rev 12:
## bldc_esc
module bldc_esc #(parameter DATA_WIDTH = 16,parameter debounce = 3)(
  input clk,              		 
  input reset,            		 
  input pwm_en,						 
  input encoder_a,  				 
  input encoder_b,  				 
  input [DATA_WIDTH-1:0] pwm_period,	 
  input [DATA_WIDTH-1:0] period_reference,	 
  input [DATA_WIDTH-1:0] Kp_ext, 
  input [DATA_WIDTH-1:0] Ki_ext, 
  input [DATA_WIDTH-1:0] Kd_ext, 
  input override_internal_pid,		 
  output reg motor_positive,   		 
  output reg motor_negative 			 
);
  reg motor_pwm;
  reg [DATA_WIDTH-1:0] pwm_counter;
  reg [DATA_WIDTH-1:0] pwm_duty_cycle;
  reg [1:0]encoder_state;
  reg [1:0]prev_encoder_state;
  reg [1:0]pwm_direction;
  reg [DATA_WIDTH-1:0] period_speed ; 
  reg [DATA_WIDTH-1:0] speed_ctr;
  reg [DATA_WIDTH-1:0] Kp ;
  reg [DATA_WIDTH-1:0] Ki ;
  reg [DATA_WIDTH-1:0] Kd ;
  reg signed[DATA_WIDTH-1:0] error;
  reg signed[(DATA_WIDTH)-1:0] integral;
  reg signed[DATA_WIDTH-1:0] derivative;
  reg signed [(DATA_WIDTH)-1:0] pid_output;
  reg signed[DATA_WIDTH-1:0] previous_error;
  reg [2:0] encoder_a_shift_reg;
  reg encoder_a_reg;
  reg [2:0] encoder_b_shift_reg;
  reg encoder_b_reg;
 always @(posedge clk or posedge reset) begin
    if (reset) begin
        integral <= 16'b0;
        pwm_counter <= {DATA_WIDTH{1'b0}};
        encoder_state <= 2'b0;
        prev_encoder_state <= 2'b0;
        pwm_direction<=2'b00;
        motor_positive<=1'b0;
        motor_negative<=1'b0;
        Kp <= 16'd1;
        Ki <= 16'd0;
        Kd <= 16'd0;
        speed_ctr<={DATA_WIDTH{1'b0}};
        previous_error <= {DATA_WIDTH{1'b0}};
        error<=8'b0;
        period_speed <= 16'b0;
        pid_output <= 16'b0;
        derivative <= 16'b0;
        pwm_duty_cycle <= 16'b0;
        motor_pwm <= 1'b0;
        encoder_a_shift_reg <= 3'b0;
        encoder_a_reg <= 1'b0;
        encoder_b_shift_reg <= 3'b0;
        encoder_b_reg <= 1'b0;
    end 
    else begin
        encoder_a_shift_reg <= {encoder_a_shift_reg[debounce-2:0],encoder_a};
        if (encoder_a_shift_reg == {debounce{1'b0}} || encoder_a_shift_reg == {debounce{1'b1}})begin
            encoder_a_reg <= encoder_a_shift_reg[0];
        end
        encoder_b_shift_reg <= {encoder_b_shift_reg[debounce-2:0],encoder_b};
  ...
clock: 4.24 ns
lec_check: 0
abc_area: 1
cap_margin: 20
cell_pad_in_sites_detail_placement: 1
core_aspect_ratio: 1.26
core_margin: 6
core_utilization: 28
cts_cluster_diameter: 397
gpl_routability_driven: 1
gpl_timing_driven: 0
max_routing_layer: met5
min_routing_layer: met2
place_density_lb_addon: 0.15
setup_slack_margin: 0.8
slew_margin: 20
tns_end_percent: 55
run.sh (not shown) runs the stock make flow with config.mk's settings and CLKGATE_MAP_FILE=.
Rev 12 had finished all stages when the layout checks came back failing, citing setup timing.
For rev 13, these inputs were changed with respect to rev 12:
- changing SETUP_SLACK_MARGIN from 0.8 to 1.24
- changing CORE_UTILIZATION from 28 to 48
- setting HOLD_SLACK_MARGIN to -0.04 for the first time
- changing CTS_CLUSTER_DIAMETER from 397 to 168
- changing CELL_PAD_IN_SITES_DETAIL_PLACEMENT from 1 to 2
- removing ABC_AREA (formerly 1)
- setting CELL_PAD_IN_SITES_GLOBAL_PLACEMENT to 2 for the first time
- changing CORE_ASPECT_RATIO from 1.26 to 0.89
- removing GPL_TIMING_DRIVEN (formerly 0)
==> results <==
Rev 13 failed in 3_5_place_dp with DPL-0033. As far as async set-reset flop share out of synthesis goes, rev 13 and rev 12 are indistinguishable; the numbers are identical. Floorplan core density ends up lower on rev 12. Between rev 13 and rev 12, synthesized cell count is lower for rev 13, rev 12 comes in above that. Changes observed in rev 13 relative to rev 12: mux cell area share after synthesis climbed 0.16 points, area of the placeable core dropped 0.038 sq mm, number of standard cells reported by yosys dropped about 20%, yosys stat chip area dropped 0.0011 sq mm. Horizontal extent of the die (rev 13 / rev 12): 0.892. Relative to rev 12, the number of core rows measured on rev 13 has decreased by more than a quarter.

bldc_esc again, from the RTL that the note above started with.
Settings: LEC_CHECK=0, CAP_MARGIN=20, CELL_PAD_IN_SITES_DETAIL_PLACEMENT=2, CORE_MARGIN=2, CORE_UTILIZATION=40, PLACE_DENSITY=0.72, SLEW_MARGIN=20; clock period 8.0 ns.
The baseline finished with setup timing left.
Rerun with:
--- a/flow/config.mk
+++ b/flow/config.mk
@@ -9,3 +9,4 @@
 export CELL_PAD_IN_SITES_DETAIL_PLACEMENT = 2
-export CORE_MARGIN = 2
+export CELL_PAD_IN_SITES_GLOBAL_PLACEMENT = 1
+export CORE_MARGIN = 8
 export CORE_UTILIZATION = 40
@@ -13 +14,2 @@
 export SLEW_MARGIN = 20
+export TNS_END_PERCENT = 30
Result:
- The changed run finished clean
- core utilization falls by 0.41 points
- critical path depth stays the same
- non-clock buffer count is higher by 2
- first-iteration DRC count drops by 58%
Rerun with:
==> flow/config.mk (replaced) <==
export PLATFORM = sky130hd
export DESIGN_NAME = bldc_esc
export DESIGN_NICKNAME = bldc_esc
export VERILOG_FILES = /design/flow/design.v
export SDC_FILE = /design/flow/constraint.sdc
export NUM_CORES = 4
export LEC_CHECK = 0
export ABC_AREA = 1
export CAP_MARGIN = 20
export CORE_MARGIN = 2
export CORE_UTILIZATION = 72
export PLACE_DENSITY = 0.6
export SLEW_MARGIN = 20
==> flow/constraint.sdc (replaced) <==
create_clock -name core_clock -period 5.82 [get_ports {clk}]
set_input_delay 1.1640 -clock core_clock [delete_from_list [all_inputs] [get_ports {clk}]]
set_output_delay 1.1640 -clock core_clock [all_outputs]
set_load 0.01 [all_outputs]
Effect: The new run completed, yet does not pass: setup timing; final area goes up by roughly a tenth; critical path depth increases by 1; synthesized cell count increases by a quarter to a third; wire length drops by about a fifth; maximum frequency came out higher by roughly a tenth; clock-buffer cell count came out lower by 5.
Rerun with:
--- a/flow/config.mk
+++ b/flow/config.mk
@@ -7,6 +7,5 @@
 export LEC_CHECK = 0
-export ABC_AREA = 1
 export CAP_MARGIN = 20
 export CORE_MARGIN = 2
-export CORE_UTILIZATION = 72
+export CORE_UTILIZATION = 40
 export PLACE_DENSITY = 0.6
==> flow/constraint.sdc (replaced) <==
create_clock -name core_clock -period 7.4 [get_ports {clk}]
set_input_delay 1.4800 -clock core_clock [delete_from_list [all_inputs] [get_ports {clk}]]
set_output_delay 1.4800 -clock core_clock [all_outputs]
set_load 0.01 [all_outputs]
This time the run completed without violations.
Final area fell by 9.6%.
Setup slack is better by 1.3 ns.
Non-clock buffer count went down by 197.
Clock-buffer cell count goes up by 4.
Rerun with:
--- a/flow/config.mk
+++ b/flow/config.mk
@@ -9,3 +9,4 @@
 export CORE_MARGIN = 2
-export CORE_UTILIZATION = 40
+export CORE_UTILIZATION = 72
+export CTS_CLUSTER_SIZE = 100
 export PLACE_DENSITY = 0.6
==> flow/constraint.sdc (replaced) <==
create_clock -name core_clock -period 6.11 [get_ports {clk}]
set_input_delay 1.2220 -clock core_clock [delete_from_list [all_inputs] [get_ports {clk}]]
set_output_delay 1.2220 -clock core_clock [all_outputs]
set_load 0.01 [all_outputs]
Outcome: This time the run finished with setup timing left. Wire length grows by about 7%. Via count rose by about 12%. Die size falls by about 44%. First-iteration DRC count rose by 110%.

Starting RTL as in the previous note.
## bldc_esc
module bldc_esc #(parameter DATA_WIDTH = 16,parameter debounce = 3)(
  input clk,              		 
  input reset,            		 
  input pwm_en,						 
  input encoder_a,  				 
  input encoder_b,  				 
  input [DATA_WIDTH-1:0] pwm_period,	 
  input [DATA_WIDTH-1:0] period_reference,	 
  input [DATA_WIDTH-1:0] Kp_ext, 
  input [DATA_WIDTH-1:0] Ki_ext, 
  input [DATA_WIDTH-1:0] Kd_ext, 
  input override_internal_pid,		 
  output reg motor_positive,   		 
  output reg motor_negative 			 
);
  reg motor_pwm;
  reg [DATA_WIDTH-1:0] pwm_counter;
  reg [DATA_WIDTH-1:0] pwm_duty_cycle;
  reg [1:0]encoder_state;
  reg [1:0]prev_encoder_state;
  reg [1:0]pwm_direction;
  reg [DATA_WIDTH-1:0] period_speed ; 
  reg [DATA_WIDTH-1:0] speed_ctr;
  reg [DATA_WIDTH-1:0] Kp ;
  reg [DATA_WIDTH-1:0] Ki ;
  reg [DATA_WIDTH-1:0] Kd ;
  reg signed[DATA_WIDTH-1:0] error;
  reg signed[(DATA_WIDTH)-1:0] integral;
  reg signed[DATA_WIDTH-1:0] derivative;
  reg signed [(DATA_WIDTH)-1:0] pid_output;
  reg signed[DATA_WIDTH-1:0] previous_error;
  reg [2:0] encoder_a_shift_reg;
  reg encoder_a_reg;
  reg [2:0] encoder_b_shift_reg;
  reg encoder_b_reg;
 always @(posedge clk or posedge reset) begin
    if (reset) begin
        integral <= 16'b0;
        pwm_counter <= {DATA_WIDTH{1'b0}};
        encoder_state <= 2'b0;
        prev_encoder_state <= 2'b0;
        pwm_direction<=2'b00;
        motor_positive<=1'b0;
        motor_negative<=1'b0;
        Kp <= 16'd1;
        Ki <= 16'd0;
        Kd <= 16'd0;
        speed_ctr<={DATA_WIDTH{1'b0}};
        previous_error <= {DATA_WIDTH{1'b0}};
        error<=8'b0;
        period_speed <= 16'b0;
  ...
Settings: LEC_CHECK=0, CAP_MARGIN=20, CORE_MARGIN=2, CORE_UTILIZATION=72, CTS_CLUSTER_SIZE=41, PLACE_DENSITY=0.37, SETUP_SLACK_MARGIN=0.75, SLEW_MARGIN=20; clock period 6.47 ns.
The baseline completed and failed the layout checks on setup timing.
Rerun with:
- ABC_AREA: not set -> 1
- CTS_CLUSTER_SIZE: 41 -> not set
- PLACE_DENSITY: 0.37 -> 0.6
- SETUP_SLACK_MARGIN: 0.75 -> 1.53
- clock period: 6.47 -> 6.61 ns (I/O delays scaled with it)
The new run finished with setup timing left.
Worst setup slack is better by 0.095 ns.
Synthesized cell count grows by a quarter to a third.
Fmax shrinks slightly.
Global-route usage shrinks by 0.56 points.
Cell area grows by a few percent.
Clock-buffer cell count grows by 5.
Hold slack is worse by 0.0064 ns.
Rerun with:
- ABC_AREA: 1 -> not set
- SETUP_SLACK_MARGIN: 1.53 -> not set
The new run reached the layout checks and failed them: setup timing.
Design area is lower by 6.4%.
Wire length falls by 12%.
Area after synthesis falls by 4.7%.
Hold slack gets better by 0.0098 ns.
Rerun with:
- CORE_UTILIZATION: 72 -> 40
- SETUP_SLACK_MARGIN: not set -> 0.33
- clock period: 6.61 -> 7.4 ns (I/O delays scaled with it)
What happened:
- With this change the flow produced a clean layout
- setup slack improves by 0.67 ns
- global-route usage goes down by 17 points
- hold slack improves by 0.014 ns
- final cell count goes up by 9.7%
- final area barely changes
- register-to-register slack improves by 0.67 ns
- wire length goes up by 1.5%
Rerun with:
- CORE_UTILIZATION: 40 -> 70
- CTS_CLUSTER_SIZE: not set -> 35
- SETUP_SLACK_MARGIN: 0.33 -> 1.16
- clock period: 7.4 -> 4.05 ns (I/O delays scaled with it)
Effect: Now the flow ran to the end with violations: setup timing; cell count fell by a few percent; die size fell by well over a third; area after synthesis stays the same; fmax rose slightly; synthesized cell count does not change; critical path depth rose by 3; utilization rose by 41 points.
